## flow/run.sh

```bash
#!/bin/bash
# the make line also repeats each setting of config.mk as NAME=value (left out here)
make -C /OpenROAD-flow-scripts/flow DESIGN_CONFIG=/design/flow/config.mk WORK_HOME=/design/flow/orfs CLKGATE_MAP_FILE= finish
```

## flow/config.mk

```make
export PLATFORM = sky130hd
export DESIGN_NAME = acc_cpu
export DESIGN_NICKNAME = acc_cpu
export VERILOG_FILES = /design/flow/design.v
export SDC_FILE = /design/flow/constraint.sdc
export NUM_CORES = 4
export LEC_CHECK = 0
export CAP_MARGIN = 15
export CELL_PAD_IN_SITES_DETAIL_PLACEMENT = 0
export CELL_PAD_IN_SITES_GLOBAL_PLACEMENT = 0
export CORE_ASPECT_RATIO = 1.26
export CORE_MARGIN = 2
export CORE_UTILIZATION = 24
export CTS_CLUSTER_DIAMETER = 86
export CTS_CLUSTER_SIZE = 93
export GPL_ROUTABILITY_DRIVEN = 0
export GPL_TIMING_DRIVEN = 0
export MAX_ROUTING_LAYER = met4
export PLACE_DENSITY_LB_ADDON = 0.19
export SETUP_SLACK_MARGIN = 1.76
export SLEW_MARGIN = 15
```

## flow/constraint.sdc

```tcl
create_clock -name core_clock -period 8.6 [get_ports {clk}]
set_input_delay 1.7200 -clock core_clock [delete_from_list [all_inputs] [get_ports {clk}]]
set_output_delay 1.7200 -clock core_clock [all_outputs]
set_load 0.01 [all_outputs]
```

## flow/design.v

```verilog
`timescale 1ns / 1ps
module mux_2x1_rtl(in_0, in_1, select, out);
	input	select;
	input in_0; 
	input in_1;
	output out;
	assign out = (in_0 && ~select) || (in_1 && select);
endmodule
`timescale 1ns / 1ps
module mux_4x1_behavioral(in_0, in_1, in_2, in_3, select, out);
	input in_0;
	input in_1;
	input in_2;
	input in_3;
	input [1:0] select;
	output out;
	reg out;
	always@(select, in_0, in_1, in_2, in_3)
	begin
		case(select)
			2'b00: out = in_0;
			2'b01: out = in_1;
			2'b10: out = in_2;
			2'b11: out = in_3;
		endcase
	end
endmodule
`timescale 1ns / 1ps
module bfa_gl(in_0, in_1, carry_in, result, carry_out);
	input in_0, in_1, carry_in;
	output result, carry_out;
	wire w_xor, w_and_0, w_and_1;
	xor X0(w_xor, in_0, in_1);
	xor X1(result, w_xor, carry_in);
	and A0(w_and_0, w_xor, carry_in);
	and A1(w_and_1, in_0, in_1);
	or O1(carry_out, w_and_0, w_and_1);
endmodule
`timescale 1ns / 1ps
module alu_bitslice(in_a, in_b, in_carry, in_control, out_carry, out_result);
	input in_a, in_b, in_carry;
	input [2:0] in_control;
	wire w_xor_b_c0, w_invert_a, w_and_a_b, w_or_a_b, w_sum, w_2x1;
	output out_result;
	output out_carry;
	xor (w_xor_b_c0, in_b, in_control[0]);
	or  (w_or_a_b, in_a, w_xor_b_c0);
	and (w_and_a_b, in_a, w_xor_b_c0);
	not (w_invert_a, in_a);
	bfa_gl bfa (in_a, w_xor_b_c0, in_carry, w_sum, out_carry);
	mux_2x1_rtl mux_2x1 (w_invert_a, w_xor_b_c0, in_control[0], w_2x1);
	mux_4x1_behavioral mux_4x1 (w_sum, w_or_a_b, w_and_a_b, w_2x1, in_control[2:1], out_result);
endmodule
`timescale 1ns / 1ps
module n_bit_alu(a_in, b_in, control_in, sum_out, carry_out, overflow_out, zero_out);
	parameter n = 8;
	input [7:0] a_in;
	input [7:0] b_in;
	input [2:0] control_in;
	output [7:0] sum_out; 
	output carry_out, overflow_out, zero_out;
	wire [8:0] carry;
	wire is_zero_out;
	and is_zero(is_zero_out, ~sum_out[0], ~sum_out[1], ~sum_out[2], ~sum_out[3], ~sum_out[4], ~sum_out[5], ~sum_out[6], ~sum_out[7]);
	genvar i;
	assign carry_out = carry[n];
	assign overflow_out = carry[n - 1] ^ carry[n];
	assign zero_out = is_zero_out;
	assign carry[0] = control_in[0];
	alu_bitslice adder(a_in[0], b_in[0], carry[0], control_in, carry[1], sum_out[0]); 
	generate 
		for (i = 1; i < n; i = i + 1)
			begin: aluBitGen
				alu_bitslice adder(a_in[i], b_in[i], carry[i], control_in, carry[i+1], sum_out[i]);
			end
	endgenerate
endmodule
`timescale 1ns / 1ps
module acc_cpu(
	input clk,
	input rst,
	output [7:0] imem_addr,
	input [15:0] imem_rdata,
	output reg dmem_req,
	output reg dmem_we,
	output reg [7:0] dmem_addr,
	output [7:0] dmem_wdata,
	input dmem_ack,
	input [7:0] dmem_rdata,
	input [7:0] in_data,
	input in_valid,
	output in_ready,
	output [7:0] out_data,
	output out_valid,
	input out_ready,
	output halted,
	output [7:0] acc,
	output flag_c,
	output flag_z,
	output flag_v
);
parameter S_F0 = 4'd0;    
parameter S_F1 = 4'd1;    
parameter S_DEC = 4'd2;   
parameter S_IND = 4'd3;   
parameter S_MEM = 4'd4;   
parameter S_EX = 4'd5;    
parameter S_ST = 4'd6;    
parameter S_MUL = 4'd7;   
parameter S_DIV = 4'd8;   
parameter S_DIVW = 4'd9;  
parameter S_IN = 4'd10;   
parameter S_OUT = 4'd11;  
parameter S_NX = 4'd12;   
parameter S_HLT = 4'd13;  
reg [3:0] state;
reg [7:0] pc, npc;
reg [15:0] ir;
reg [7:0] ACC;
reg C, Z, V;
reg [7:0] mdata;
reg [7:0] JSRaddrReg;
reg [7:0] InteruptAdrReg;
reg [3:0] HVPIReg;
reg [7:0] MULreg, MULreg2;
reg [7:0] DIVreg;
reg ev_ov, ev_bi, ev_ba;
wire [4:0] op = ir[15:11];
wire [2:0] mode = ir[10:8];
wire [7:0] imm = ir[7:0];
wire is_alu = (op[4:3] == 2'b00);
wire is_ld = (op == 5'b01000);
wire is_st = (op == 5'b01001);
wire is_shl = (op == 5'b01010);
wire is_shr = (op == 5'b01011);
wire is_in = (op == 5'b01100);
wire is_out = (op == 5'b01101);
wire is_hlt = (op == 5'b01110);
wire is_hv = (op == 5'b01111);
wire is_mul = (op == 5'b11000);
wire is_div = (op == 5'b11001);
wire is_br = (op == 5'b11010);
wire is_bz = (op == 5'b11011);
wire is_jsr = (op == 5'b11100);
wire is_rts = (op == 5'b11101);
wire is_rti = (op == 5'b11110);
wire is_bad = (op[4:3] == 2'b10) || (op == 5'b11111);
wire bad_mode = (is_alu || is_ld) && (mode > 3'd2);
reg [7:0] alu_b;
reg [2:0] alu_ctl;
wire [7:0] alu_out;
wire alu_c, alu_v, alu_z;
n_bit_alu ALU(ACC, alu_b, alu_ctl, alu_out, alu_c, alu_v, alu_z);
always @(*) begin
	alu_b = (mode == 3'd0) ? imm : mdata;
	alu_ctl = op[2:0];
	if (state == S_MUL) begin
		alu_b = MULreg2;
		alu_ctl = 3'b000;
	end else if (state == S_DIV) begin
		alu_b = imm;
		alu_ctl = 3'b001;
	end
end
wire ovf_en = (HVPIReg == 4'b0000) || HVPIReg[0];
wire bi_en = (HVPIReg == 4'b0000) || HVPIReg[1];
wire ba_en = (HVPIReg == 4'b0000) || HVPIReg[2];
assign imem_addr = pc;
assign dmem_wdata = ACC;
assign in_ready = (state == S_IN);
assign out_valid = (state == S_OUT);
assign out_data = ACC;
assign halted = (state == S_HLT);
assign acc = ACC;
assign flag_c = C;
assign flag_z = Z;
assign flag_v = V;
always @(posedge clk) begin
	if (rst) begin
		state <= S_F0;
		pc <= 8'd0;
		npc <= 8'd0;
		ir <= 16'd0;
		ACC <= 8'd0;
		C <= 1'b0;
		Z <= 1'b0;
		V <= 1'b0;
		mdata <= 8'd0;
		JSRaddrReg <= 8'd0;
		InteruptAdrReg <= 8'd0;
		HVPIReg <= 4'd0;
		MULreg <= 8'd0;
		MULreg2 <= 8'd0;
		DIVreg <= 8'd0;
		ev_ov <= 1'b0;
		ev_bi <= 1'b0;
		ev_ba <= 1'b0;
		dmem_req <= 1'b0;
		dmem_we <= 1'b0;
		dmem_addr <= 8'd0;
	end else begin
		case (state)
		S_F0: begin
			ev_ov <= 1'b0;
			ev_bi <= 1'b0;
			ev_ba <= 1'b0;
			state <= S_F1;
		end
		S_F1: begin
			ir <= imem_rdata;
			state <= S_DEC;
		end
		S_DEC: begin
			npc <= pc + 8'd1;
			if (bad_mode) begin
				ev_ba <= 1'b1;
				state <= S_NX;
			end else if (is_bad) begin
				ev_bi <= 1'b1;
				state <= S_NX;
			end else if ((is_alu || is_ld) && mode == 3'd1) begin
				dmem_req <= 1'b1;
				dmem_we <= 1'b0;
				dmem_addr <= imm;
				state <= S_MEM;
			end else if ((is_alu || is_ld) && mode == 3'd2) begin
				dmem_req <= 1'b1;
				dmem_we <= 1'b0;
				dmem_addr <= imm;
				state <= S_IND;
			end else if (is_alu || is_ld) begin
				state <= S_EX;
			end else if (is_st) begin
				dmem_req <= 1'b1;
				dmem_we <= 1'b1;
				dmem_addr <= imm;
				state <= S_ST;
			end else if (is_mul) begin
				MULreg <= imm;
				MULreg2 <= ACC;
				state <= S_MUL;
			end else if (is_div) begin
				if (imm == 8'd0) begin
					ACC <= 8'hff;
					state <= S_NX;
				end else begin
					DIVreg <= 8'd0;
					state <= S_DIV;
				end
			end else if (is_in) begin
				state <= S_IN;
			end else if (is_out) begin
				state <= S_OUT;
			end else if (is_hlt) begin
				state <= S_HLT;
			end else begin
				if (is_shl) ACC <= {ACC[6:0], 1'b0};
				if (is_shr) ACC <= {1'b0, ACC[7:1]};
				if (is_hv) HVPIReg <= imm[3:0];
				if (is_br || (is_bz && Z)) npc <= imm;
				if (is_jsr) begin
					JSRaddrReg <= pc + 8'd1;
					npc <= imm;
				end
				if (is_rts) npc <= JSRaddrReg;
				if (is_rti) npc <= InteruptAdrReg;
				state <= S_NX;
			end
		end
		S_IND: begin
			if (dmem_ack) begin
				dmem_req <= 1'b0;
				dmem_addr <= dmem_rdata;
				state <= S_MEM;
			end else if (!dmem_req) begin
				dmem_req <= 1'b1;
			end
		end
		S_MEM: begin
			if (dmem_ack) begin
				dmem_req <= 1'b0;
				mdata <= dmem_rdata;
				state <= S_EX;
			end else begin
				dmem_req <= 1'b1;
			end
		end
		S_EX: begin
			if (is_ld) begin
				ACC <= (mode == 3'd0) ? imm : mdata;
			end else begin
				ACC <= alu_out;
				C <= alu_c;
				Z <= alu_z;
				V <= alu_v;
				ev_ov <= alu_v;
			end
			state <= S_NX;
		end
		S_ST: begin
			if (dmem_ack) begin
				dmem_req <= 1'b0;
				dmem_we <= 1'b0;
				state <= S_NX;
			end
		end
		S_MUL: begin
			ACC <= alu_out;
			MULreg <= MULreg - 8'd1;
			if (MULreg == 8'd2) state <= S_NX;
		end
		S_DIV: begin
			if (alu_c) begin
				ACC <= alu_out;
				DIVreg <= DIVreg + 8'd1;
			end else begin
				state <= S_DIVW;
			end
		end
		S_DIVW: begin
			ACC <= DIVreg;
			state <= S_NX;
		end
		S_IN: begin
			if (in_valid) begin
				ACC <= in_data;
				state <= S_NX;
			end
		end
		S_OUT: begin
			if (out_ready) state <= S_NX;
		end
		S_NX: begin
			if (ev_ov && ovf_en) begin
				InteruptAdrReg <= npc;
				pc <= 8'd100;
			end else if (ev_bi && bi_en) begin
				InteruptAdrReg <= npc;
				pc <= 8'd110;
			end else if (ev_ba && ba_en) begin
				InteruptAdrReg <= npc;
				pc <= 8'd120;
			end else begin
				pc <= npc;
			end
			state <= S_F0;
		end
		S_HLT: begin
		end
		default: state <= S_F0;
		endcase
	end
end
endmodule
```

==> flow_summary_export.csv, run 1 <==
group,metric,value,unit
yosys,synthMuxAreaShare,8.52,%
yosys,top_cells_by_count,"nor2_1, dfxtp_1, a21oi_1, nand2_1, mux2i_1",
pwr,powerClk,727,uW
yosys,postSynthSeqShare,32.9,%
routing,drt-initial-drc-count,540,
yosys,edf_count,0,
worst_setup_path,cp.required,8.88,ns
yosys,synthTopLogicFamily,"simple AND/OR/NAND/NOR gates",
run,cap_violations,0,
pwr,comb_power_share,13.3,%
yosys,ys_sh_xor,2.71,%
yosys,ys_cells,912,
yosys,synthesis.nets,976,
yosys,synthCells,912,
die,chipWidth,161,um
sta,drv_slew,0,
hold_path,min_from,"mdata[3]",
sta,period_used_share,72.9,%
global_routing,grt_pass1_wl,42.6,mm
worst_setup_path,crit_type,"reg -> reg",
hold_path,holdPathStages,2,
die,initial_core_util,24.3,%
yosys,syn_area_per_cell,8.15,sq um
worst_setup_path,critPathCaptureType,"flop",
worst_setup_path,reg2reg_slack,2.33,ns
global_routing,antenna_found_initial,0,
worst_setup_path,r2r_cells,22,
yosys,syn_area,0.00743,sq mm
worst_setup_path,cpLargestDelayFamily,"adder cells",
yosys,yosys_warnings,2,
worst_setup_path,cp_max_fo,10,
yosys,ys.flops,122,
clock_tree,cts-resized-gates,0,
clock_tree,clk_latency,0.43,ns
sta,setup_violations,0,
hold_path,holdPathEnd,"mdata[3]",
clock_tree,clk_path_buf_depth,2,
pwr,p_comb,203,uW
yosys,ys_sh_adder,5.25,%
finish,layout.nets,1078,
finish,finalNonFillerCells,1434,
die,pin_count,85,
yosys,top_cells_by_area,"dfxtp_1, mux2i_1, nor2_1",
worst_setup_path,max_stage_delay,0.51,ns
sta,fmax,0.159,GHz
placement,dp.cells,1402,
pwr,netSwitchingFraction,29.7,%
clock_tree,post_cts_buffers,0,
die,chipArea,0.0324,sq mm
routing,drt-pass1-iter-count,5,
worst_setup_path,crit_slowest_cell,"fa_1",
routing,num_vias,7024,
die,core-area,0.0306,sq mm
worst_setup_path,critPathLaunchType,"flop",
yosys,ys_area,0.00743,sq mm
yosys,yosys.cell_count.top_type,"nor2_1",
pwr,ir_drop,0.100,mV
sta,skew,0.00944,ns
sta,tns,0,ns
pwr,p_per_area,163,mW/mm^2
clock_tree,cts.sinks,122,
global_routing,grt_max_degree,17,
sta,hold_violations,0,
worst_setup_path,crit_buf_inv,5,
worst_setup_path,cp_num_cells,22,
yosys,top_cell_area_share,32.9,%
routing,drc_errors,0,
clock_tree,clockRootBuffer,"clkbuf_16",
pwr,power.share.clock,47.7,%
clock_tree,ctsHoldBuffers,0,
hold_path,hp-class,"reg -> reg",
global_routing,grtUsageTotal,17.9,%
yosys,yosysUniqueCellTypes,86,
routing,routed_wl,28.2,mm
worst_setup_path,r2r-start,"ir[10]",
sta,min_period,6.27,ns
global_routing,gr-total-overflow,0,
die,num_rows,72,
sta,rsz0062_at_grt,"no",
yosys,synth-async-reset-ratio,0,%
yosys,ys_sh_simple,21.7,%
worst_setup_path,r2r-end,"ACC[4]",
routing,routed_via_density,4.90,
die,die_y,202,um
finish,nFillCells,3364,
worst_setup_path,arrival,6.55,ns
yosys,aoi_share,21.0,%
worst_setup_path,endpoint,"ACC[4]",
yosys,yosys_most_used_dff,"dfxtp_1",
global_routing,grt_pass1_vias,6978,
pwr,p_switching,453,uW
pwr,power.group.top,"clock",
placement,port_buffers,83,
pwr,seqPwrFrac,39.0,%
sta,worst_pin_slew,1.15,ns
pwr,seq-power,595,uW
yosys,top_area_cell,"dfxtp_1",
clock_tree,cts-htree-levels,4,
outcome,status,"no timing/DRC/antenna violations",
routing,insertedDiodeCount,0,
routing,post_drt_wl_per_cell,19.7,um
clock_tree,cts.clk_slew.worst_paths,0.06,ns
routing,ant_nets,0,
worst_setup_path,crit_path_start,"ir[10]",
pwr,p_int,1070,uW
sta,slew_headroom,22.3,%
worst_setup_path,cp_common_cell,"fa_1",
finish,area_growth_syn_to_layout,25.8,%
clock_tree,cts_made_buffers,17,
placement,hpwl,21.0,mm
clock_tree,cts_tree,"yes",
pwr,p_total,1530,uW
run,tool_warnings,42,
pwr,power_leakage,0.00332,uW
worst_setup_path,worstPathCellList,"buf_6 > or3_4 > buf_6 > mux2i_1 > xnor2_1 > nor2_1 > a21oi_1 > mux2_2 > fa_1 > fa_1 > fa_1 > fa_1 > fa_1 > fa_1 > inv_1 > fa_1 > a21oi_1 > and3_1 > buf_4 > buf_6 > nor2_1 > a211oi_2",
==> stage by stage <==
step	util [%]	hold WS (ns)	setup slack, ns	area [sq um]
finish	30.5	0.464	2.33	9350
global route	30.5	0.499	2.14	9350
CTS	30.5	0.466	2.32	9350
detailed placement	28.6	0.457	2.33	8770
global placement	28.6	0.456	2.37	8770
floorplan	-	0.436	3.13	7430
==> per-layer routing <==
layer | routed length [um] | GRT usage, % | share of wire (%) | vias up
li1 | - | - | - | 3438
met1 | 12600 | 21.7 | 45 | 3375
met2 | 14000 | 30.8 | 50 | 171
met3 | 1000 | 2.64 | 3.6 | 40
met4 | 622 | 5.23 | 2.2 | 0
met5 | 0 | - | 0 | -
==> final cells by class <==
class	count	area [sq um]	area share, %
buffer	86	465	4.98
sequential	122	2440	26.1
tap	407	509	5.45
timing repair buffer	83	831	8.89
clock inverter	15	153	1.63
multi-input combinational	671	4400	47.1
inverter	33	124	1.32
clock buffer	17	425	4.55
==> inputs of run 2 (changes only) <==
Settings changed: ABC_AREA from default to 1, CAP_MARGIN 15 to 20, CELL_PAD_IN_SITES_DETAIL_PLACEMENT 0 to default, CELL_PAD_IN_SITES_GLOBAL_PLACEMENT 0 to default, CORE_ASPECT_RATIO 1.26 to default, CORE_UTILIZATION 24 to 72, CTS_CLUSTER_DIAMETER 86 to 103, CTS_CLUSTER_SIZE 93 to 72, GPL_ROUTABILITY_DRIVEN 0 to default, GPL_TIMING_DRIVEN 0 to default, HOLD_SLACK_MARGIN from default to 0.29, MAX_ROUTING_LAYER met4 to default, PLACE_DENSITY from default to 0.4, PLACE_DENSITY_LB_ADDON 0.19 to default, SETUP_SLACK_MARGIN 1.76 to default, SLEW_MARGIN 15 to 20.
Clock period 8.6 ns to 4.59 ns, I/O delays scaled along.
==> flow_summary_export.csv, run 2 <==
group,metric,value,unit
sta,rsz0062_at_grt,"yes",
routing,num_vias,9160,
outcome,status,"failed layout checks",
yosys,ys_sh_simple,23.5,%
sta,finalWorstSetupSlack,-0.371,ns
finish,nFillCells,386,
worst_setup_path,endpoint,"ACC[4]",
yosys,postSynthSeqShare,34.1,%
yosys,ys.flops,122,
clock_tree,clk_latency,0.56,ns
yosys,synthesis.nets,1114,
routing,routed_via_density,7.04,
worst_setup_path,cp.required,5.03,ns
pwr,ir_drop,0.362,mV
die,chipArea,0.0108,sq mm
hold_path,holdPathEnd,"MULreg2[7]",
sta,min_period,4.96,ns
worst_setup_path,critPathLaunchType,"flop",
worst_setup_path,crit_buf_inv,5,
global_routing,grt_pass1_vias,8442,
pwr,p_int,2070,uW
worst_setup_path,cp_max_fo,5,
routing,drt-pass1-iter-count,20,
die,core-area,0.00973,sq mm
hold_path,hp-class,"reg -> reg",
pwr,p_per_area,345,mW/mm^2
clock_tree,cts.sinks,122,
worst_setup_path,max_stage_delay,0.42,ns
routing,drc_errors,0,
pwr,p_comb,719,uW
sta,setup_violations,19,
yosys,top_cells_by_count,"nand2_1, inv_1, dfxtp_1",
placement,placed_cell_area,0.00811,sq mm
sta,period_used_share,108,%
die,pin_count,85,
placement,port_buffers,84,
finish,layout.nets,1220,
pwr,p_switching,1040,uW
outcome,violatedChecks,"setup timing",
global_routing,grt_pass1_wl,42.8,mm
pwr,powerClk,1240,uW
global_routing,gr-total-overflow,0,
finish,stdcell_area,0.00901,sq mm
clock_tree,clk_path_buf_depth,2,
worst_setup_path,cpLargestDelayFamily,"adder cells",
placement,hpwl,16.1,mm
yosys,ys_area,0.00716,sq mm
finish,area_growth_syn_to_layout,25.9,%
clock_tree,cts_tree,"yes",
worst_setup_path,r2r_cells,25,
yosys,yosysUniqueCellTypes,50,
worst_setup_path,crit_slowest_cell,"dfxtp_2",
global_routing,grtUsageTotal,49.9,%
die,chipWidth,104,um
sta,whs,0.465,ns
clock_tree,clockRootBuffer,"clkbuf_8",
sta,fmax,0.202,GHz
clock_tree,cts.clk_slew.worst_paths,0.07,ns
global_routing,antenna_found_initial,0,
clock_tree,cts-htree-levels,4,
routing,post_drt_wl_per_cell,22.6,um
worst_setup_path,r2r-end,"ACC[4]",
yosys,ys_sh_adder,5.45,%
sta,drv_slew,0,
pwr,comb_power_share,23.1,%
yosys,edf_count,0,
sta,slew_headroom,28.9,%
yosys,syn_area_per_cell,6.82,sq um
yosys,synthTopLogicFamily,"simple AND/OR/NAND/NOR gates",
clock_tree,cts_made_buffers,17,
routing,drt-initial-drc-count,2209,
die,num_rows,36,
yosys,yosys.cell_count.top_type,"nand2_1",
clock_tree,ctsHoldBuffers,0,
worst_setup_path,arrival,5.40,ns
yosys,ys_sh_xor,1.47,%
placement,pre_cts_slack,-0.158,ns
pwr,netSwitchingFraction,33.5,%
routing,ant_nets,0,
sta,hold_violations,0,
sta,skew,0.0135,ns
worst_setup_path,reg2reg_slack,-0.37,ns
pwr,power_leakage,0.00386,uW
yosys,yosys_warnings,2,
pwr,power.group.top,"clock",
worst_setup_path,crit_type,"reg -> reg",
routing,insertedDiodeCount,0,
worst_setup_path,cp_common_cell,"fa_2",
worst_setup_path,critPathCaptureType,"flop",
yosys,synthMuxAreaShare,0,%
die,initial_core_util,73.6,%
pwr,power.share.clock,39.8,%
yosys,ys_cells,1050,
worst_setup_path,crit_path_start,"ir[9]",
yosys,synthCells,1050,
die,die_y,104,um
global_routing,grt_max_degree,48,
sta,worst_pin_slew,1.06,ns
run,tool_warnings,47,
pwr,seqPwrFrac,37.0,%
yosys,synth-async-reset-ratio,0,%
run,cap_violations,0,
yosys,syn_area,0.00716,sq mm
placement,gp_congestion,1.01,
pwr,seq-power,1150,uW
yosys,yosys_most_used_dff,"dfxtp_1",
yosys,top_area_cell,"dfxtp_1",
worst_setup_path,r2r-start,"ir[9]",
hold_path,min_from,"MULreg2[7]",
routing,routed_wl,29.4,mm
yosys,top_cell_area_share,34.1,%
yosys,aoi_share,22.9,%
worst_setup_path,cp_num_cells,25,
yosys,top_cells_by_area,"dfxtp_1, nand2_1, a21oi_1",
hold_path,holdPathStages,2,
## run 2: timing repair
| action | in CTS | in global routing |
|---|---|---|
| endpoints found under the setup margin | 17 | 19 |
| pin swaps | 16 | 26 |
| cloned | 1 | 0 |
| buffers inserted | 23 | 8 |
| gates resized | 13 | 32 |
## run 2: metal layers
metal	share of wire, %	up-vias	track usage (%)	wire length, um
li1	-	3669	-	-
met1	32	3997	58.2	9300
met2	41	1103	78.0	12200
met3	16	391	15.8	4780
met4	11	0	35.0	3110
met5	0	-	0	0
## run 2: layout make-up
| type | count | area, sq um | area share, % |
|---|---|---|---|
| multi-input combinational | 720 | 3970 | 44.0 |
| tap | 133 | 166 | 1.85 |
| clock inverter | 14 | 115 | 1.28 |
| clock buffer | 18 | 418 | 4.64 |
| timing repair buffer | 149 | 1350 | 14.9 |
| sequential | 122 | 2450 | 27.2 |
| inverter | 146 | 551 | 6.11 |
## run 2: metrics by stage
stage	util (%)	power [uW]	setup TNS, ns	std cells
2_1_floorplan	-	1500	0	1050
3_3_place_gp	83.3	1680	-0.299	1239
3_5_place_dp	83.3	1690	-1.37	1239
4_1_cts	90.9	2960	-0.0665	1295
5_1_grt	92.6	3170	-6.85	1302
6_report	92.6	3110	-4.56	1302
==> inputs of run 3 (changes only) <==
Settings changed: CAP_MARGIN 20 to 0, CTS_CLUSTER_DIAMETER 103 to 277, CTS_CLUSTER_SIZE 72 to 91, HOLD_SLACK_MARGIN 0.29 to -0.09, PLACE_DENSITY 0.4 to 0.36, SETUP_SLACK_MARGIN from default to -0.11.
Clock period 4.59 ns to 1.9 ns, I/O delays scaled along.
==> flow_summary_export.csv, run 3 <==
group,metric,value,unit
outcome,status,"aborted with a tool error",
outcome,stop_stage,"clock tree synthesis (4_1_cts)",
outcome,error,"[ERROR DPL-0033] detailed placement checks failed during check placement.",
yosys,synthTopLogicFamily,"simple AND/OR/NAND/NOR gates",
yosys,synthMuxAreaShare,0,%
placement,gp_congestion,1.11,
die,core-area,0.00973,sq mm
yosys,ys_cells,1050,
yosys,synthesis.nets,1114,
yosys,postSynthSeqShare,34.1,%
yosys,yosys.cell_count.top_type,"nand2_1",
yosys,edf_count,0,
placement,placed_cell_area,0.00893,sq mm
die,chipWidth,104,um
yosys,ys.flops,122,
yosys,synthCells,1050,
yosys,top_area_cell,"dfxtp_1",
yosys,aoi_share,22.9,%
die,initial_core_util,73.6,%
yosys,ys_sh_simple,23.5,%
placement,port_buffers,84,
yosys,syn_area_per_cell,6.82,sq um
yosys,top_cell_area_share,34.1,%
yosys,ys_area,0.00716,sq mm
yosys,yosys_warnings,2,
yosys,syn_area,0.00716,sq mm
die,die_y,104,um
yosys,synth-async-reset-ratio,0,%
yosys,ys_sh_xor,1.47,%
yosys,ys_sh_adder,5.45,%
yosys,yosysUniqueCellTypes,50,
yosys,top_cells_by_count,"nand2_1, inv_1, dfxtp_1",
placement,hpwl,19.9,mm
die,chipArea,0.0108,sq mm
die,num_rows,36,
yosys,yosys_most_used_dff,"dfxtp_1",
die,pin_count,85,
yosys,top_cells_by_area,"dfxtp_1, nand2_1, a21oi_1",
run 3: through the flow:
step | setup WS, ns | instances | setup TNS (ns) | power, uW | utilization, %
floorplan | -2.41 | 1050 | -49.00 | 3630 | -
global placement | -2.42 | 1344 | -50.21 | 4340 | 91.8
detailed placement | -2.59 | 1344 | -53.50 | 4450 | 91.8
==> inputs of run 4 (changes only) <==
Settings changed: CAP_MARGIN 0 to 20, CORE_ASPECT_RATIO from default to 0.5, CORE_UTILIZATION 72 to 67, CTS_CLUSTER_DIAMETER 277 to 204, CTS_CLUSTER_SIZE 91 to 99, HOLD_SLACK_MARGIN -0.09 to default, PLACE_DENSITY 0.36 to 0.6, SETUP_SLACK_MARGIN -0.11 to 1.29, SLEW_MARGIN 20 to 35, TNS_END_PERCENT from default to 10.
Clock period 1.9 ns to 7.0 ns, I/O delays scaled along.
==> flow_summary_export.csv, run 4 <==
group,metric,value,unit
sta,min_period,5.45,ns
pwr,seq-power,752,uW
finish,finalNonFillerCells,1252,
hold_path,holdPathEnd,"MULreg2[6]",
global_routing,grt_pass1_wl,38.5,mm
worst_setup_path,crit_type,"reg -> reg",
routing,routed_wl,24.7,mm
worst_setup_path,crit_path_start,"state[1]",
sta,fmax,0.184,GHz
yosys,syn_area_per_cell,6.82,sq um
die,chipArea,0.0116,sq mm
sta,setup_violations,0,
worst_setup_path,worstPathCellList,"inv_2 > nand2_1 > nand2_1 > a22oi_1 > nand2_1 > o21ai_0 > inv_1 > fa_1 > fa_1 > fa_1 > fa_1 > fa_1 > fa_1 > inv_1 > fa_2 > a21oi_1 > nand3_4 > o21ai_2 > inv_1 > o21ai_0 > a21oi_1",
global_routing,gr-total-overflow,0,
global_routing,grtUsageTotal,43.1,%
pwr,power.group.top,"clock",
routing,ant_nets,0,
sta,drv_slew,0,
yosys,yosys.cell_count.top_type,"nand2_1",
pwr,comb_power_share,17.0,%
yosys,top_cell_area_share,34.1,%
pwr,power_leakage,0.00363,uW
yosys,synthesis.nets,1114,
global_routing,grt_pass1_vias,7284,
sta,hold_violations,0,
sta,tns,0,ns
hold_path,min_from,"MULreg2[6]",
yosys,yosysUniqueCellTypes,50,
routing,num_vias,8072,
pwr,powerClk,965,uW
yosys,synthTopLogicFamily,"simple AND/OR/NAND/NOR gates",
yosys,yosys_most_used_dff,"dfxtp_1",
routing,post_drt_wl_per_cell,19.7,um
worst_setup_path,endpoint,"DIVreg[2]",
sta,period_used_share,77.8,%
worst_setup_path,critPathCaptureType,"flop",
clock_tree,cts.clk_slew.worst_paths,0.06,ns
run,cap_violations,0,
finish,area_growth_syn_to_layout,19.1,%
yosys,top_area_cell,"dfxtp_1",
worst_setup_path,cp_common_cell,"fa_1",
worst_setup_path,cpLargestDelayFamily,"adder cells",
placement,dp.cells,1218,
sta,worst_pin_slew,0.962,ns
clock_tree,cts_tree,"yes",
yosys,edf_count,0,
pwr,ir_drop,0.188,mV
clock_tree,cts_made_buffers,17,
worst_setup_path,cp_max_fo,15,
hold_path,hp-class,"reg -> reg",
pwr,p_int,1430,uW
pwr,p_per_area,243,mW/mm^2
routing,insertedDiodeCount,0,
worst_setup_path,r2r_cells,21,
yosys,ys_area,0.00716,sq mm
hold_path,holdPathStages,2,
outcome,status,"no timing/DRC/antenna violations",
routing,drc_errors,0,
clock_tree,cts-htree-levels,4,
pwr,p_comb,351,uW
yosys,postSynthSeqShare,34.1,%
yosys,syn_area,0.00716,sq mm
yosys,aoi_share,22.9,%
worst_setup_path,critPathLaunchType,"flop",
worst_setup_path,cp_num_cells,21,
yosys,ys.flops,122,
worst_setup_path,crit_buf_inv,4,
yosys,ys_cells,1050,
placement,port_buffers,84,
routing,routed_via_density,6.45,
yosys,ys_sh_simple,23.5,%
worst_setup_path,reg2reg_slack,1.55,ns
routing,drt-initial-drc-count,1299,
yosys,top_cells_by_count,"nand2_1, inv_1, dfxtp_1",
run,tool_warnings,45,
worst_setup_path,r2r-end,"DIVreg[2]",
worst_setup_path,crit_slowest_cell,"dfxtp_2",
pwr,netSwitchingFraction,31.0,%
yosys,synthMuxAreaShare,0,%
clock_tree,clockRootBuffer,"clkbuf_16",
pwr,power.share.clock,46.7,%
yosys,yosys_warnings,2,
pwr,p_switching,640,uW
yosys,ys_sh_xor,1.47,%
clock_tree,cts.sinks,122,
placement,gp_congestion,1.03,
pwr,seqPwrFrac,36.4,%
die,initial_core_util,69.4,%
worst_setup_path,max_stage_delay,0.54,ns
clock_tree,clk_path_buf_depth,2,
yosys,synth-async-reset-ratio,0,%
finish,layout.nets,1163,
global_routing,grt_max_degree,81,
worst_setup_path,r2r-start,"state[1]",
placement,hpwl,16.7,mm
die,die_y,77.1,um
sta,slew_headroom,35.2,%
die,chipWidth,150,um
sta,rsz0062_at_grt,"yes",
routing,drt-pass1-iter-count,8,
die,core-area,0.0103,sq mm
die,num_rows,26,
yosys,top_cells_by_area,"dfxtp_1, nand2_1, a21oi_1",
worst_setup_path,cp.required,7.35,ns
yosys,synthCells,1050,
die,pin_count,85,
sta,skew,0.0143,ns
yosys,ys_sh_adder,5.45,%
global_routing,antenna_found_initial,0,
clock_tree,clk_latency,0.43,ns
worst_setup_path,arrival,5.79,ns
## run 4: layer usage
layer	global-route usage (%)	vias up	wire [um]	part of all wire, %
met1	56.3	3640	9470	38
met5	0	-	0	0
li1	-	3545	-	-
met2	67.9	733	10500	43
met3	11.5	154	3430	14
met4	16.9	0	1240	5.0
## run 4: area by class of cell
type	count	area, sq um
flip-flops and latches	122	2440
inverters	146	551
clock inverters	15	199
clock buffers	17	425
well taps	140	175
repair buffers	92	901
multi-input cells	720	3830
fillers	648	1790
## run 4: per-stage QoR
stage	area, sq um	total power [uW]	utilization [%]	hold slack (ns)	worst slack, ns
2_1_floorplan	7160	980	-	0.425	1.92
3_3_place_gp	7870	1090	76.3	0.438	1.42
3_5_place_dp	7870	1090	76.3	0.445	1.30
4_1_cts	8490	2040	82.4	0.453	1.30
5_1_grt	8530	2120	82.7	0.484	1.29
6_report	8530	2070	82.7	0.452	1.55
## run 4: timing repair
action	4_1_cts	5_1_grt
setup endpoints to repair	2	17
hold buffers	0	0
gates resized	1	8
setup buffers	0	2
pin swaps	0	1
==> inputs of run 5 (changes only) <==
Settings changed: ABC_AREA 1 to default, CORE_ASPECT_RATIO 0.5 to default, CORE_UTILIZATION 67 to 57, CTS_CLUSTER_DIAMETER 204 to default, CTS_CLUSTER_SIZE 99 to default, PLACE_DENSITY 0.6 to default, SETUP_SLACK_MARGIN 1.29 to 0.84, SLEW_MARGIN 35 to 20, TNS_END_PERCENT 10 to default.
Clock period 7.0 ns to 4.63 ns, I/O delays scaled along.
==> flow_summary_export.csv, run 5 <==
group,metric,value,unit
pwr,power.share.clock,48.7,%
worst_setup_path,arrival,5.09,ns
die,initial_core_util,58.6,%
worst_setup_path,cp_max_fo,8,
sta,tns,-2.30,ns
sta,drv_slew,0,
die,die_y,118,um
yosys,ys_sh_adder,5.25,%
yosys,yosys_warnings,2,
sta,fmax,0.208,GHz
pwr,p_per_area,316,mW/mm^2
yosys,syn_area_per_cell,8.15,sq um
pwr,comb_power_share,13.0,%
sta,worst_pin_slew,1.07,ns
sta,rsz0062_at_grt,"yes",
yosys,edf_count,0,
yosys,ys_sh_xor,2.71,%
pwr,powerClk,1410,uW
yosys,synth-async-reset-ratio,0,%
clock_tree,ctsHoldBuffers,0,
global_routing,grt_pass1_wl,37.4,mm
yosys,syn_area,0.00743,sq mm
run,tool_warnings,47,
global_routing,grt.met1_usage,42.6,%
routing,drt-initial-drc-count,839,
run,cap_violations,0,
sta,hold_violations,0,
yosys,ys_area,0.00743,sq mm
yosys,top_cell_area_share,32.9,%
worst_setup_path,r2r-start,"ir[9]",
sta,slew_headroom,28.2,%
global_routing,gr-total-overflow,0,
global_routing,busiest_layer,"met2",
yosys,synthCells,912,
worst_setup_path,cp.required,4.92,ns
pwr,ir_drop,0.336,mV
pwr,p_switching,754,uW
clock_tree,clk_path_buf_depth,2,
sta,whs,0.485,ns
yosys,ys_sh_simple,21.7,%
global_routing,use_met3,7.53,%
hold_path,hp-class,"reg -> reg",
global_routing,grtUsageTotal,33.6,%
worst_setup_path,r2r_cells,20,
worst_setup_path,crit_type,"reg -> reg",
worst_setup_path,worstPathCellList,"or3_4 > mux2i_4 > xnor2_1 > nor2_1 > a21oi_2 > mux2_4 > fa_2 > fa_2 > fa_2 > fa_2 > fa_2 > fa_2 > inv_2 > fa_2 > buf_4 > nand2_2 > a21boi_4 > buf_4 > xnor2_1 > nor2_1",
yosys,yosys_most_used_dff,"dfxtp_1",
yosys,top_cells_by_area,"dfxtp_1, mux2i_1, nor2_1",
pwr,seqPwrFrac,38.3,%
yosys,aoi_share,21.0,%
yosys,synthTopLogicFamily,"simple AND/OR/NAND/NOR gates",
worst_setup_path,crit_buf_inv,3,
die,chipArea,0.0140,sq mm
die,pin_count,85,
routing,routed_wl,23.7,mm
worst_setup_path,max_stage_delay,0.41,ns
outcome,violatedChecks,"setup timing",
finish,area_growth_syn_to_layout,23.1,%
sta,skew,0.00976,ns
clock_tree,cts_made_buffers,17,
yosys,ys_cells,912,
yosys,postSynthSeqShare,32.9,%
placement,hpwl,16.6,mm
sta,finalWorstSetupSlack,-0.175,ns
yosys,ys.flops,122,
global_routing,antenna_found_initial,0,
yosys,top_cells_by_count,"nor2_1, dfxtp_1, a21oi_1, nand2_1, mux2i_1",
sta,period_used_share,104,%
worst_setup_path,crit_slowest_cell,"or3_4",
global_routing,grt_pass1_vias,7046,
routing,insertedDiodeCount,0,
worst_setup_path,r2r-end,"DIVreg[0]",
pwr,power.group.top,"clock",
worst_setup_path,cp_num_cells,20,
routing,post_drt_wl_per_cell,20.3,um
global_routing,grt_max_degree,83,
die,chipWidth,118,um
clock_tree,cts.sinks,122,
worst_setup_path,crit_path_start,"ir[9]",
worst_setup_path,critPathLaunchType,"flop",
routing,num_vias,7301,
yosys,yosys.cell_count.top_type,"nor2_1",
hold_path,holdPathEnd,"MULreg2[7]",
placement,pre_cts_slack,-0.262,ns
pwr,p_int,2130,uW
pwr,power_leakage,0.00333,uW
worst_setup_path,critPathCaptureType,"flop",
yosys,top_area_cell,"dfxtp_1",
clock_tree,cts-htree-levels,4,
worst_setup_path,endpoint,"DIVreg[0]",
clock_tree,clockRootBuffer,"clkbuf_16",
clock_tree,cts.clk_slew.worst_paths,0.06,ns
global_routing,met2_usage,53.6,%
clock_tree,clk_latency,0.42,ns
die,core-area,0.0127,sq mm
worst_setup_path,reg2reg_slack,-0.18,ns
worst_setup_path,cpLargestDelayFamily,"adder cells",
pwr,netSwitchingFraction,26.1,%
yosys,synthesis.nets,976,
pwr,p_total,2890,uW
pwr,seq-power,1110,uW
clock_tree,cts_tree,"yes",
finish,layout.nets,1043,
placement,port_buffers,84,
placement,dp.cells,1126,
pwr,p_comb,375,uW
routing,ant_nets,0,
placement,gp_congestion,0.948,
sta,setup_violations,18,
die,num_rows,41,
routing,routed_via_density,6.27,
finish,finalNonFillerCells,1164,
routing,drc_errors,0,
yosys,synthMuxAreaShare,8.52,%
hold_path,min_from,"MULreg2[7]",
hold_path,holdPathStages,2,
outcome,status,"failed layout checks",
worst_setup_path,cp_common_cell,"fa_2",
yosys,yosysUniqueCellTypes,86,
routing,drt-pass1-iter-count,7,
sta,min_period,4.81,ns
==> run 5: per-layer routing <==
metal	up-vias	wire length, um
li1	3362	-
met1	3494	9570
met2	354	11000
met3	91	1950
met4	0	1120
met5	-	0
==> run 5: timing repair <==
action,4_1_cts,5_1_grt
endpoints found under the setup margin,22,22
gates cloned,1,0
pin swaps,4,4
setup buffers,2,3
resized,9,10
==> run 5: area by class of cell <==
cell class              count  area [sq um]
clock inverters            12           161
flip-flops and latches    122          2450
clock buffers              20           467
multi-input cells         672          4530
repair buffers            133          1210
fillers                  1000          3520
inverters                  33           124
well taps                 172           215
==> run 5: metrics by stage <==
step / util (%) / cell area (sq um)
3_5_place_dp: 66.3 / 8400
4_1_cts: 71.7 / 9090
2_1_floorplan: - / 7490
3_3_place_gp: 66.3 / 8400
5_1_grt: 72.2 / 9150
6_report: 72.2 / 9150
==> inputs of run 6 (changes only) <==
Settings changed: ABC_AREA from default to 1, CORE_UTILIZATION 57 to 72, CTS_CLUSTER_DIAMETER from default to 103, CTS_CLUSTER_SIZE from default to 72, PLACE_DENSITY_LB_ADDON from default to 0.26, SETUP_SLACK_MARGIN 0.84 to default, SLEW_MARGIN 20 to 30.
Clock period 4.63 ns to 3.95 ns, I/O delays scaled along.
==> flow_summary_export.csv, run 6 <==
group,metric,value,unit
outcome,status,"aborted with a tool error",
outcome,stop_stage,"global routing (5_1_grt)",
outcome,error,"[ERROR GRT-0232] Routing congestion too high. Check the congestion heatmap in the GUI.",
clock_tree,ctsHoldBuffers,0,
global_routing,gr-total-overflow,21,
yosys,yosys_warnings,2,
yosys,ys_sh_xor,1.47,%
placement,placed_cell_area,0.00827,sq mm
yosys,syn_area,0.00716,sq mm
yosys,yosys_most_used_dff,"dfxtp_1",
yosys,ys_sh_adder,5.45,%
die,pin_count,85,
yosys,ys_sh_simple,23.5,%
yosys,ys_cells,1050,
die,core-area,0.00973,sq mm
yosys,postSynthSeqShare,34.1,%
yosys,yosysUniqueCellTypes,50,
die,num_rows,36,
placement,port_buffers,84,
yosys,synth-async-reset-ratio,0,%
die,chipWidth,104,um
placement,hpwl,16.5,mm
yosys,synthTopLogicFamily,"simple AND/OR/NAND/NOR gates",
clock_tree,cts-htree-levels,4,
clock_tree,cts.sinks,122,
yosys,top_cells_by_count,"nand2_1, inv_1, dfxtp_1",
die,chipArea,0.0108,sq mm
die,die_y,104,um
global_routing,grtUsageTotal,76.1,%
clock_tree,clk_path_buf_depth,2,
clock_tree,cts_made_buffers,17,
placement,gp_congestion,1.12,
yosys,top_cell_area_share,34.1,%
yosys,top_cells_by_area,"dfxtp_1, nand2_1, a21oi_1",
yosys,top_area_cell,"dfxtp_1",
yosys,synthesis.nets,1114,
yosys,syn_area_per_cell,6.82,sq um
die,initial_core_util,73.6,%
yosys,synthMuxAreaShare,0,%
yosys,ys_area,0.00716,sq mm
clock_tree,clockRootBuffer,"clkbuf_8",
yosys,synthCells,1050,
yosys,edf_count,0,
yosys,ys.flops,122,
yosys,yosys.cell_count.top_type,"nand2_1",
yosys,aoi_share,22.9,%
==> run 6: per-layer routing <==
layer,track usage [%],GRT overflow
met1,76.8,0
met2,92.6,10
met3,59.9,0
met4,77.8,11
met5,15.2,0
==> run 6: timing repair <==
action	4_1_cts
buffers inserted	5
setup endpoints to repair	22
gates resized	13
pin swaps	5
==> run 6: metrics by stage <==
step,std cells,worst slack (ns),hold WS [ns]
after floorplan,1050,-0.358,0.425
after detailed placement,1260,-0.570,0.449
after global placement,1260,-0.429,0.441
after CTS,1297,-0.578,0.461
==> inputs of run 7 (changes only) <==
Settings changed: ABC_AREA 1 to default, CAP_MARGIN 20 to 40, CORE_MARGIN 2 to 7, CORE_UTILIZATION 72 to 36, CTS_CLUSTER_DIAMETER 103 to default, CTS_CLUSTER_SIZE 72 to default, SETUP_SLACK_MARGIN from default to -0.53, SLEW_MARGIN 30 to 20.
Clock period 3.95 ns to 7.0 ns, I/O delays scaled along.
==> flow_summary_export.csv, run 7 <==
group,metric,value,unit
finish,regArea,0.00244,sq mm
worst_setup_path,cpLargestDelayFamily,"adder cells",
yosys,postSynthSeqShare,32.9,%
pwr,comb_power_share,11.5,%
yosys,synthMuxAreaShare,8.52,%
pwr,p_int,1310,uW
clock_tree,clk_latency,0.43,ns
worst_setup_path,r2r-start,"ir[8]",
yosys,ys_area,0.00743,sq mm
routing,num_vias,6711,
yosys,ys_sh_xor,2.71,%
yosys,ys_cells,912,
placement,hpwl,16.5,mm
pwr,powerClk,901,uW
worst_setup_path,endpoint,"ACC[7]",
clock_tree,clk_path_buf_depth,2,
die,core-area,0.0202,sq mm
die,die_y,158,um
sta,setup_violations,0,
routing,ant_nets,0,
clock_tree,cts.clk_slew.worst_paths,0.07,ns
outcome,status,"no timing/DRC/antenna violations",
worst_setup_path,worstPathCellList,"or3_4 > a311oi_2 > o21ai_0 > mux2_2 > fa_1 > fa_1 > fa_1 > fa_1 > fa_1 > fa_1 > inv_1 > fa_1 > a21oi_1 > and3_1 > and4_1 > nor3_1",
worst_setup_path,arrival,6.32,ns
pwr,p_per_area,209,mW/mm^2
sta,tns,0,ns
pwr,seqPwrFrac,39.9,%
worst_setup_path,crit_type,"reg -> reg",
worst_setup_path,crit_path_start,"ir[8]",
pwr,ir_drop,0.177,mV
clock_tree,ctsHoldBuffers,0,
pwr,seq-power,738,uW
clock_tree,cts-resized-gates,0,
clock_tree,clockRootBuffer,"clkbuf_16",
pwr,power.share.clock,48.7,%
yosys,top_cells_by_count,"nor2_1, dfxtp_1, a21oi_1, nand2_1, mux2i_1",
die,chipArea,0.0249,sq mm
worst_setup_path,cp_common_cell,"fa_1",
run,tool_warnings,42,
sta,worst_pin_slew,0.852,ns
routing,routed_via_density,5.47,
finish,mi_logic_area,0.00440,sq mm
yosys,syn_area_per_cell,8.15,sq um
global_routing,gr-total-overflow,0,
yosys,aoi_share,21.0,%
worst_setup_path,reg2reg_slack,1.03,ns
yosys,ys_sh_adder,5.25,%
sta,skew,0.00830,ns
clock_tree,cts-htree-levels,4,
global_routing,grt_max_degree,62,
yosys,yosys.cell_count.top_type,"nor2_1",
worst_setup_path,max_stage_delay,0.51,ns
global_routing,grtUsageTotal,18.8,%
hold_path,min_from,"mdata[3]",
hold_path,holdPathEnd,"mdata[3]",
finish,area_growth_syn_to_layout,19.3,%
pwr,power.group.top,"clock",
yosys,synthCells,912,
placement,port_buffers,84,
routing,drc_errors,0,
pwr,p_switching,537,uW
routing,routed_wl,22.9,mm
routing,drt-initial-drc-count,519,
die,chipWidth,158,um
worst_setup_path,crit_slowest_cell,"or3_4",
yosys,yosysUniqueCellTypes,86,
yosys,top_cell_area_share,32.9,%
yosys,top_area_cell,"dfxtp_1",
finish,layout.nets,1007,
hold_path,holdPathStages,2,
yosys,top_cells_by_area,"dfxtp_1, mux2i_1, nor2_1",
worst_setup_path,r2r-end,"ACC[7]",
yosys,synthTopLogicFamily,"simple AND/OR/NAND/NOR gates",
clock_tree,cts_made_buffers,17,
clock_tree,cts.sinks,122,
yosys,ys_sh_simple,21.7,%
sta,min_period,5.97,ns
routing,insertedDiodeCount,0,
worst_setup_path,critPathCaptureType,"flop",
die,initial_core_util,36.7,%
hold_path,hp-class,"reg -> reg",
sta,whs,0.459,ns
routing,post_drt_wl_per_cell,18.7,um
worst_setup_path,cp_num_cells,16,
run,cap_violations,0,
yosys,synthesis.nets,976,
pwr,p_comb,212,uW
clock_tree,post_cts_buffers,0,
yosys,ys.flops,122,
worst_setup_path,r2r_cells,16,
yosys,synth-async-reset-ratio,0,%
die,pin_count,85,
sta,hold_violations,0,
pwr,power_leakage,0.00312,uW
finish,nFillCells,2025,
die,num_rows,52,
worst_setup_path,crit_buf_inv,1,
clock_tree,cts_tree,"yes",
sta,period_used_share,85.3,%
sta,slew_headroom,42.7,%
worst_setup_path,critPathLaunchType,"flop",
pwr,netSwitchingFraction,29.0,%
global_routing,grt_pass1_wl,36.6,mm
global_routing,antenna_found_initial,0,
placement,gp_congestion,0.888,
sta,drv_slew,0,
worst_setup_path,cp.required,7.35,ns
yosys,yosys_warnings,2,
worst_setup_path,cp_max_fo,16,
yosys,syn_area,0.00743,sq mm
global_routing,grt_pass1_vias,6567,
yosys,yosys_most_used_dff,"dfxtp_1",
routing,drt-pass1-iter-count,5,
sta,rsz0062_at_grt,"no",
yosys,edf_count,0,
sta,fmax,0.167,GHz
run 7: stage by stage:
stage / power, uW / worst slack (ns) / instances / utilization [%] / instance area (sq um)
2_1_floorplan: 886 / 1.53 / 912 / - / 7430
3_3_place_gp: 961 / 1.18 / 1189 / 40.6 / 8210
3_5_place_dp: 963 / 1.06 / 1193 / 40.8 / 8260
4_1_cts: 1860 / 1.04 / 1225 / 43.8 / 8860
5_1_grt: 1920 / 0.690 / 1226 / 43.8 / 8860
6_report: 1850 / 1.03 / 1226 / 43.8 / 8860
run 7: layout make-up:
type	count	share of cell area, %
Clock buffer	17	4.80
Clock inverter	15	1.95
Inverter	33	1.40
Multi-Input combinational cell	671	49.6
Sequential cell	122	27.6
Tap cell	270	3.81
Timing Repair Buffer	98	10.9
run 7: metal layers:
layer	vias to the layer above	global-route usage (%)	part of all wire (%)
met5	-	0	0
met4	0	6.58	2.3
met3	31	3.49	4.2
met2	170	31.5	49
met1	3205	23.8	45
li1	3305	-	-
==> inputs of run 8 (changes only) <==
Settings changed: CAP_MARGIN 40 to 20, CORE_MARGIN 7 to 2, CORE_UTILIZATION 36 to 64, PLACE_DENSITY from default to 0.6, PLACE_DENSITY_LB_ADDON 0.26 to default, SETUP_SLACK_MARGIN -0.53 to default.
Clock period 7.0 ns to 3.6 ns, I/O delays scaled along.
==> flow_summary_export.csv, run 8 <==
group,metric,value,unit
clock_tree,cts.sinks,122,
die,die_y,112,um
die,chipArea,0.0125,sq mm
pwr,p_int,2640,uW
hold_path,holdPathStages,2,
clock_tree,clk_path_buf_depth,2,
sta,setup_violations,22,
pwr,comb_power_share,13.9,%
hold_path,hp-class,"reg -> reg",
die,initial_core_util,65.4,%
yosys,ys.flops,122,
worst_setup_path,endpoint,"ACC[0]",
yosys,ys_area,0.00743,sq mm
pwr,seqPwrFrac,39.4,%
routing,post_drt_wl_per_cell,22.3,um
worst_setup_path,crit_path_start,"ir[9]",
pwr,power_leakage,0.00341,uW
outcome,status,"failed layout checks",
clock_tree,cts_tree,"yes",
yosys,synthMuxAreaShare,8.52,%
finish,nFillCells,722,
global_routing,grt_pass1_vias,7482,
die,core-area,0.0114,sq mm
clock_tree,cts-htree-levels,4,
worst_setup_path,r2r_cells,19,
clock_tree,cts.clk_slew.worst_paths,0.06,ns
worst_setup_path,crit_type,"reg -> reg",
yosys,top_cell_area_share,32.9,%
yosys,ys_cells,912,
pwr,powerClk,1700,uW
yosys,ys_sh_simple,21.7,%
global_routing,gr-total-overflow,0,
finish,stdcell_area,0.00923,sq mm
run,cap_violations,0,
global_routing,grt_pass1_wl,40.1,mm
yosys,yosys_warnings,2,
pwr,p_per_area,393,mW/mm^2
die,chipWidth,112,um
placement,dp.cells,1116,
placement,gp_congestion,0.956,
global_routing,antenna_found_initial,0,
pwr,p_total,3630,uW
hold_path,min_from,"state[10]",
yosys,yosysUniqueCellTypes,86,
worst_setup_path,arrival,5.19,ns
worst_setup_path,cpLargestDelayFamily,"adder cells",
worst_setup_path,cp_max_fo,7,
worst_setup_path,cp_num_cells,19,
routing,drc_errors,0,
die,pin_count,85,
sta,skew,0.00841,ns
die,num_rows,39,
finish,mi_logic_area,0.00451,sq mm
routing,ant_nets,0,
finish,regArea,0.00245,sq mm
worst_setup_path,critPathLaunchType,"flop",
pwr,p_switching,989,uW
finish,area_growth_syn_to_layout,24.2,%
run,tool_warnings,47,
pwr,netSwitchingFraction,27.2,%
sta,slew_headroom,28.0,%
yosys,aoi_share,21.0,%
global_routing,grt_max_degree,78,
routing,drt-initial-drc-count,1234,
pwr,ir_drop,0.367,mV
yosys,top_cells_by_count,"nor2_1, dfxtp_1, a21oi_1, nand2_1, mux2i_1",
clock_tree,ctsHoldBuffers,0,
routing,insertedDiodeCount,0,
yosys,ys_sh_adder,5.25,%
yosys,top_area_cell,"dfxtp_1",
pwr,seq-power,1430,uW
sta,finalWorstSetupSlack,-1.33,ns
pwr,p_comb,503,uW
sta,worst_pin_slew,1.08,ns
worst_setup_path,critPathCaptureType,"flop",
yosys,top_cells_by_area,"dfxtp_1, mux2i_1, nor2_1",
finish,finalNonFillerCells,1155,
worst_setup_path,r2r-start,"ir[9]",
sta,fmax,0.203,GHz
worst_setup_path,cp_common_cell,"fa_2",
worst_setup_path,cp.required,3.87,ns
placement,hpwl,17.5,mm
pwr,power.share.clock,46.7,%
routing,routed_wl,25.8,mm
yosys,synth-async-reset-ratio,0,%
worst_setup_path,r2r-end,"ACC[0]",
finish,postLayoutCoreUtil,81.2,%
yosys,yosys.cell_count.top_type,"nor2_1",
clock_tree,clk_latency,0.43,ns
hold_path,holdPathEnd,"state[10]",
yosys,synthesis.nets,976,
outcome,violatedChecks,"setup timing",
clock_tree,cts_made_buffers,17,
yosys,synthCells,912,
worst_setup_path,reg2reg_slack,-1.33,ns
yosys,syn_area,0.00743,sq mm
worst_setup_path,crit_buf_inv,2,
global_routing,grtUsageTotal,40.5,%
routing,num_vias,7819,
pwr,power.group.top,"clock",
worst_setup_path,crit_slowest_cell,"or3_4",
yosys,syn_area_per_cell,8.15,sq um
yosys,synthTopLogicFamily,"simple AND/OR/NAND/NOR gates",
yosys,ys_sh_xor,2.71,%
yosys,postSynthSeqShare,32.9,%
worst_setup_path,max_stage_delay,0.41,ns
sta,period_used_share,137,%
sta,hold_violations,0,
clock_tree,clockRootBuffer,"clkbuf_16",
placement,port_buffers,84,
yosys,yosys_most_used_dff,"dfxtp_1",
sta,min_period,4.93,ns
worst_setup_path,worstPathCellList,"or3_4 > mux2i_4 > xnor2_1 > nor2_1 > a21oi_2 > mux2_4 > fa_2 > fa_2 > fa_2 > fa_2 > fa_2 > fa_2 > inv_2 > fa_2 > a21oi_1 > and3_4 > buf_4 > nor2_1 > a311oi_1",
placement,placed_cell_area,0.00851,sq mm
yosys,edf_count,0,
routing,routed_via_density,6.77,
finish,layout.nets,1064,
sta,rsz0062_at_grt,"yes",
sta,drv_slew,0,
routing,drt-pass1-iter-count,9,
[run 8: timing repair]
| action | in CTS | in global routing |
|---|---|---|
| endpoints found under the setup margin | 22 | 22 |
| buffers inserted | 3 | 7 |
| gates resized | 9 | 13 |
| pin swaps | 4 | 3 |
[run 8: routing by layer]
metal  wire (um)  vias to the layer above  global-route usage [%]
li1            -                     3406                       -
met1        9030                     3614                    49.2
met2       12000                      622                    65.9
met3        2910                      175                    8.98
met4        1830                        2                    24.2
met5          18                        -                       0
[run 8: area by class of cell]
class / instances / share of cell area [%]
clock inverters: 13 / 1.57
clock buffers: 18 / 4.76
flip-flops and latches: 122 / 26.5
repair buffers: 155 / 15.0
inverters: 33 / 1.34
well taps: 143 / 1.94
multi-input cells: 671 / 48.9
[run 8: per-stage QoR]
step / TNS (ns) / setup slack (ns) / hold slack (ns)
4_1_cts: -24.12 / -1.18 / 0.483
6_report: -25.90 / -1.33 / 0.482
2_1_floorplan: -22.65 / -1.20 / 0.436
3_5_place_dp: -24.13 / -1.28 / 0.463
5_1_grt: -28.80 / -1.40 / 0.504
3_3_place_gp: -21.84 / -1.15 / 0.461
==> inputs of run 9 (changes only) <==
Settings changed: CAP_MARGIN 20 to 15, CORE_UTILIZATION 64 to 71, MAX_ROUTING_LAYER from default to met5, PLACE_DENSITY 0.6 to default, PLACE_DENSITY_LB_ADDON from default to 0.02, SETUP_SLACK_MARGIN from default to -0.5.
Clock period 3.6 ns to 6.66 ns, I/O delays scaled along.
==> flow_summary_export.csv, run 9 <==
group,metric,value,unit
yosys,aoi_share,21.0,%
pwr,power.group.top,"clock",
yosys,syn_area,0.00743,sq mm
clock_tree,cts.clk_slew.worst_paths,0.06,ns
worst_setup_path,critPathCaptureType,"flop",
pwr,comb_power_share,11.8,%
routing,drt-initial-drc-count,1101,
placement,port_buffers,84,
yosys,syn_area_per_cell,8.15,sq um
worst_setup_path,crit_path_start,"ir[8]",
clock_tree,clk_latency,0.55,ns
placement,gp_congestion,0.986,
clock_tree,clockRootBuffer,"clkbuf_8",
routing,post_drt_wl_per_cell,21.4,um
die,chipArea,0.0113,sq mm
routing,drt-pass1-iter-count,9,
global_routing,grt_pass1_vias,6919,
run,tool_warnings,42,
worst_setup_path,cp_max_fo,16,
clock_tree,cts_tree,"yes",
placement,placed_cell_area,0.00804,sq mm
yosys,ys_cells,912,
yosys,ys.flops,122,
die,chipWidth,106,um
sta,skew,0.0115,ns
worst_setup_path,cp_common_cell,"fa_1",
yosys,yosys.cell_count.top_type,"nor2_1",
pwr,seq-power,779,uW
routing,routed_via_density,6.81,
global_routing,grt_max_degree,90,
clock_tree,post_cts_buffers,0,
clock_tree,ctsHoldBuffers,0,
yosys,top_cells_by_count,"nor2_1, dfxtp_1, a21oi_1, nand2_1, mux2i_1",
worst_setup_path,reg2reg_slack,0.60,ns
pwr,seqPwrFrac,40.7,%
yosys,top_cells_by_area,"dfxtp_1, mux2i_1, nor2_1",
die,pin_count,85,
routing,num_vias,7407,
clock_tree,clk_path_buf_depth,2,
yosys,synthesis.nets,976,
sta,rsz0062_at_grt,"no",
sta,tns,0,ns
hold_path,holdPathEnd,"mdata[5]",
global_routing,antenna_found_initial,0,
pwr,power_leakage,0.00308,uW
sta,min_period,6.06,ns
yosys,yosys_most_used_dff,"dfxtp_1",
yosys,synthCells,912,
pwr,netSwitchingFraction,27.3,%
worst_setup_path,cp_num_cells,16,
yosys,synthMuxAreaShare,8.52,%
routing,insertedDiodeCount,0,
pwr,ir_drop,0.256,mV
worst_setup_path,crit_slowest_cell,"or3_4",
sta,fmax,0.165,GHz
run,cap_violations,0,
finish,postLayoutCoreUtil,84.2,%
sta,hold_violations,0,
yosys,synth-async-reset-ratio,0,%
global_routing,grt_pass1_wl,36.1,mm
clock_tree,cts.sinks,122,
die,die_y,106,um
routing,drc_errors,0,
pwr,power.share.clock,47.6,%
worst_setup_path,r2r-end,"ACC[7]",
worst_setup_path,crit_type,"reg -> reg",
global_routing,gr-total-overflow,0,
yosys,yosys_warnings,2,
pwr,p_total,1910,uW
worst_setup_path,r2r_cells,16,
placement,hpwl,15.4,mm
yosys,ys_sh_adder,5.25,%
worst_setup_path,max_stage_delay,0.51,ns
yosys,ys_sh_xor,2.71,%
yosys,ys_sh_simple,21.7,%
worst_setup_path,cpLargestDelayFamily,"adder cells",
pwr,p_comb,225,uW
pwr,p_per_area,222,mW/mm^2
yosys,ys_area,0.00743,sq mm
routing,ant_nets,0,
die,initial_core_util,72.6,%
worst_setup_path,crit_buf_inv,1,
yosys,synthTopLogicFamily,"simple AND/OR/NAND/NOR gates",
sta,drv_slew,0,
clock_tree,cts_made_buffers,17,
clock_tree,cts-htree-levels,4,
sta,worst_pin_slew,1.09,ns
yosys,postSynthSeqShare,32.9,%
hold_path,holdPathStages,2,
worst_setup_path,critPathLaunchType,"flop",
sta,setup_violations,0,
worst_setup_path,cp.required,7.12,ns
finish,stdcell_area,0.00862,sq mm
die,num_rows,37,
clock_tree,cts-resized-gates,0,
sta,slew_headroom,27.3,%
yosys,top_cell_area_share,32.9,%
hold_path,min_from,"mdata[5]",
yosys,edf_count,0,
die,core-area,0.0102,sq mm
worst_setup_path,endpoint,"ACC[7]",
pwr,p_switching,524,uW
worst_setup_path,arrival,6.52,ns
finish,area_growth_syn_to_layout,16.0,%
pwr,powerClk,910,uW
yosys,yosysUniqueCellTypes,86,
sta,period_used_share,90.9,%
yosys,top_area_cell,"dfxtp_1",
hold_path,hp-class,"reg -> reg",
finish,layout.nets,1002,
routing,routed_wl,23.2,mm
global_routing,grtUsageTotal,41.2,%
worst_setup_path,worstPathCellList,"or3_4 > a311oi_2 > o21ai_0 > mux2_2 > fa_1 > fa_1 > fa_1 > fa_1 > fa_1 > fa_1 > inv_1 > fa_1 > a21oi_1 > and3_1 > and4_1 > nor3_1",
pwr,p_int,1390,uW
outcome,status,"no timing/DRC/antenna violations",
worst_setup_path,r2r-start,"ir[8]",
==> run 9: layout make-up <==
| type | count | area (sq um) |
|---|---|---|
| fillers | 584 | 1610 |
| multi-input cells | 671 | 4400 |
| inverters | 33 | 124 |
| clock inverters | 12 | 140 |
| clock buffers | 20 | 435 |
| repair buffers | 93 | 906 |
| flip-flops and latches | 122 | 2440 |
| well taps | 136 | 170 |
==> run 9: stage by stage <==
step           hold slack, ns  setup slack, ns  instances
6_report                0.475            0.604       1087
4_1_cts                 0.464            0.682       1087
2_1_floorplan           0.436             1.19        912
5_1_grt                 0.476            0.346       1087
3_5_place_dp            0.456            0.714       1055
3_3_place_gp            0.453            0.886       1055
==> run 9: layer usage <==
metal	vias up	wire length [um]	track usage (%)
met3	105	2340	9.63
met4	0	1130	21.5
met1	3503	8710	49.3
li1	3283	-	-
met5	-	0	0
met2	516	11100	68.9
==> inputs of run 10 (changes only) <==
Settings changed: CELL_PAD_IN_SITES_GLOBAL_PLACEMENT from default to 0, CORE_ASPECT_RATIO from default to 0.57, CORE_MARGIN 2 to 3, CORE_UTILIZATION 71 to 65, CTS_CLUSTER_DIAMETER from default to 376, GPL_ROUTABILITY_DRIVEN from default to 1, GPL_TIMING_DRIVEN from default to 0, MAX_ROUTING_LAYER met5 to met4, MIN_ROUTING_LAYER from default to met1, PLACE_DENSITY from default to 0.58, PLACE_DENSITY_LB_ADDON 0.02 to default, SETUP_SLACK_MARGIN -0.5 to 1.17, SLEW_MARGIN 20 to 10, TNS_END_PERCENT from default to 25.
Clock period 6.66 ns to 6.46 ns, I/O delays scaled along.
==> flow_summary_export.csv, run 10 <==
group,metric,value,unit
routing,post_drt_wl_per_cell,26.1,um
routing,insertedDiodeCount,0,
finish,stdcell_area,0.00929,sq mm
yosys,synthMuxAreaShare,8.52,%
pwr,powerClk,967,uW
sta,hold_violations,0,
yosys,top_cells_by_count,"nor2_1, dfxtp_1, a21oi_1, nand2_1, mux2i_1",
routing,drt-initial-drc-count,1884,
worst_setup_path,crit_type,"reg -> reg",
worst_setup_path,crit_slowest_cell,"fa_2",
worst_setup_path,critPathLaunchType,"flop",
worst_setup_path,worstPathCellList,"buf_6 > or3_4 > buf_8 > mux2i_4 > xnor2_1 > nor2_1 > a21oi_2 > mux2_4 > fa_2 > fa_2 > fa_2 > fa_2 > fa_2 > fa_2 > inv_2 > fa_2 > a21oi_2 > and3_1 > buf_6 > clkbuf_16 > a311oi_1",
sta,period_used_share,82.2,%
pwr,p_per_area,223,mW/mm^2
routing,num_vias,8692,
global_routing,antenna_found_initial,0,
die,pin_count,85,
worst_setup_path,crit_path_start,"ir[10]",
pwr,comb_power_share,14.9,%
pwr,p_int,1460,uW
yosys,synthesis.nets,976,
routing,drc_errors,0,
worst_setup_path,max_stage_delay,0.40,ns
worst_setup_path,cp_num_cells,21,
pwr,seq-power,797,uW
finish,area_growth_syn_to_layout,25.0,%
die,chipWidth,148,um
run,cap_violations,0,
yosys,synthCells,912,
yosys,postSynthSeqShare,32.9,%
placement,gp_congestion,1.06,
sta,min_period,5.31,ns
yosys,edf_count,0,
die,num_rows,28,
yosys,syn_area_per_cell,8.15,sq um
worst_setup_path,r2r-end,"ACC[0]",
pwr,p_total,2070,uW
worst_setup_path,cp.required,6.80,ns
pwr,netSwitchingFraction,29.6,%
yosys,ys_sh_simple,21.7,%
yosys,yosys_warnings,2,
sta,tns,0,ns
die,chipArea,0.0128,sq mm
worst_setup_path,endpoint,"ACC[0]",
sta,drv_slew,0,
placement,pre_cts_slack,0.699,ns
routing,drt-pass1-iter-count,15,
worst_setup_path,cp_common_cell,"fa_2",
global_routing,grt_pass1_vias,8157,
worst_setup_path,critPathCaptureType,"flop",
sta,skew,0.0102,ns
finish,layout.nets,1096,
hold_path,holdPathStages,2,
worst_setup_path,r2r-start,"ir[10]",
die,core-area,0.0108,sq mm
finish,finalNonFillerCells,1194,
yosys,yosys.cell_count.top_type,"nor2_1",
clock_tree,cts-htree-levels,4,
yosys,top_cells_by_area,"dfxtp_1, mux2i_1, nor2_1",
worst_setup_path,crit_buf_inv,5,
worst_setup_path,cp_max_fo,8,
yosys,synthTopLogicFamily,"simple AND/OR/NAND/NOR gates",
yosys,yosys_most_used_dff,"dfxtp_1",
pwr,p_comb,310,uW
sta,worst_pin_slew,1.09,ns
worst_setup_path,cpLargestDelayFamily,"adder cells",
sta,slew_headroom,26.4,%
clock_tree,clk_path_buf_depth,2,
worst_setup_path,reg2reg_slack,1.15,ns
global_routing,grtUsageTotal,48.1,%
global_routing,gr-total-overflow,0,
hold_path,holdPathEnd,"mdata[3]",
pwr,ir_drop,0.183,mV
worst_setup_path,r2r_cells,21,
sta,finalWorstSetupSlack,1.15,ns
yosys,ys_sh_adder,5.25,%
clock_tree,clk_latency,0.44,ns
yosys,yosysUniqueCellTypes,86,
hold_path,hp-class,"reg -> reg",
yosys,top_area_cell,"dfxtp_1",
sta,setup_violations,0,
yosys,ys.flops,122,
pwr,power_leakage,0.00342,uW
pwr,seqPwrFrac,38.4,%
yosys,ys_sh_xor,2.71,%
clock_tree,cts_tree,"yes",
die,initial_core_util,69.1,%
pwr,power.share.clock,46.6,%
pwr,power.group.top,"clock",
hold_path,min_from,"mdata[3]",
sta,rsz0062_at_grt,"yes",
finish,nFillCells,554,
worst_setup_path,arrival,5.65,ns
placement,dp.cells,1145,
outcome,status,"no timing/DRC/antenna violations",
yosys,synth-async-reset-ratio,0,%
clock_tree,cts.sinks,122,
placement,hpwl,20.6,mm
placement,port_buffers,83,
clock_tree,cts_made_buffers,17,
yosys,ys_area,0.00743,sq mm
routing,routed_wl,31.1,mm
sta,fmax,0.188,GHz
pwr,p_switching,614,uW
clock_tree,clockRootBuffer,"clkbuf_16",
routing,routed_via_density,7.28,
yosys,syn_area,0.00743,sq mm
die,die_y,86.7,um
routing,ant_nets,0,
run,tool_warnings,45,
global_routing,grt_max_degree,17,
placement,placed_cell_area,0.00847,sq mm
yosys,ys_cells,912,
yosys,top_cell_area_share,32.9,%
yosys,aoi_share,21.0,%
clock_tree,cts.clk_slew.worst_paths,0.06,ns
global_routing,grt_pass1_wl,45.8,mm
==> run 10: stage by stage <==
step	util, %	hold slack, ns
after floorplan	-	0.436
after global placement	78.8	0.462
after detailed placement	78.8	0.474
after CTS	84.9	0.482
after global routing	86.4	0.498
final	86.4	0.491
==> run 10: area by class of cell <==
| class | count | area [sq um] | share of cell area (%) |
|---|---|---|---|
| plain buffers | 86 | 484 | 5.21 |
| clock buffers | 20 | 467 | 5.02 |
| clock inverters | 11 | 111 | 1.20 |
| inverters | 33 | 124 | 1.33 |
| multi-input cells | 671 | 4480 | 48.2 |
| flip-flops and latches | 122 | 2440 | 26.3 |
| well taps | 150 | 188 | 2.02 |
| repair buffers | 101 | 993 | 10.7 |
==> run 10: metal layers <==
layer  track usage [%]  routed length (um)  vias to the layer above
met5                 -                   0                        -
met4              19.4                2060                        0
met3              24.7                5930                      303
met2              66.7               12000                     1041
met1              59.2               11100                     3874
li1                  -                   -                     3474
==> run 10: repair_timing <==
| item | CTS | global route |
|---|---|---|
| setup buffers | 7 | 9 |
| cloned | 0 | 1 |
| pin swaps | 10 | 5 |
| hold buffers | 0 | 0 |
| endpoints found under the setup margin | 19 | 16 |
| gates resized | 10 | 18 |
Power is estimated from default activity; no workload was simulated.
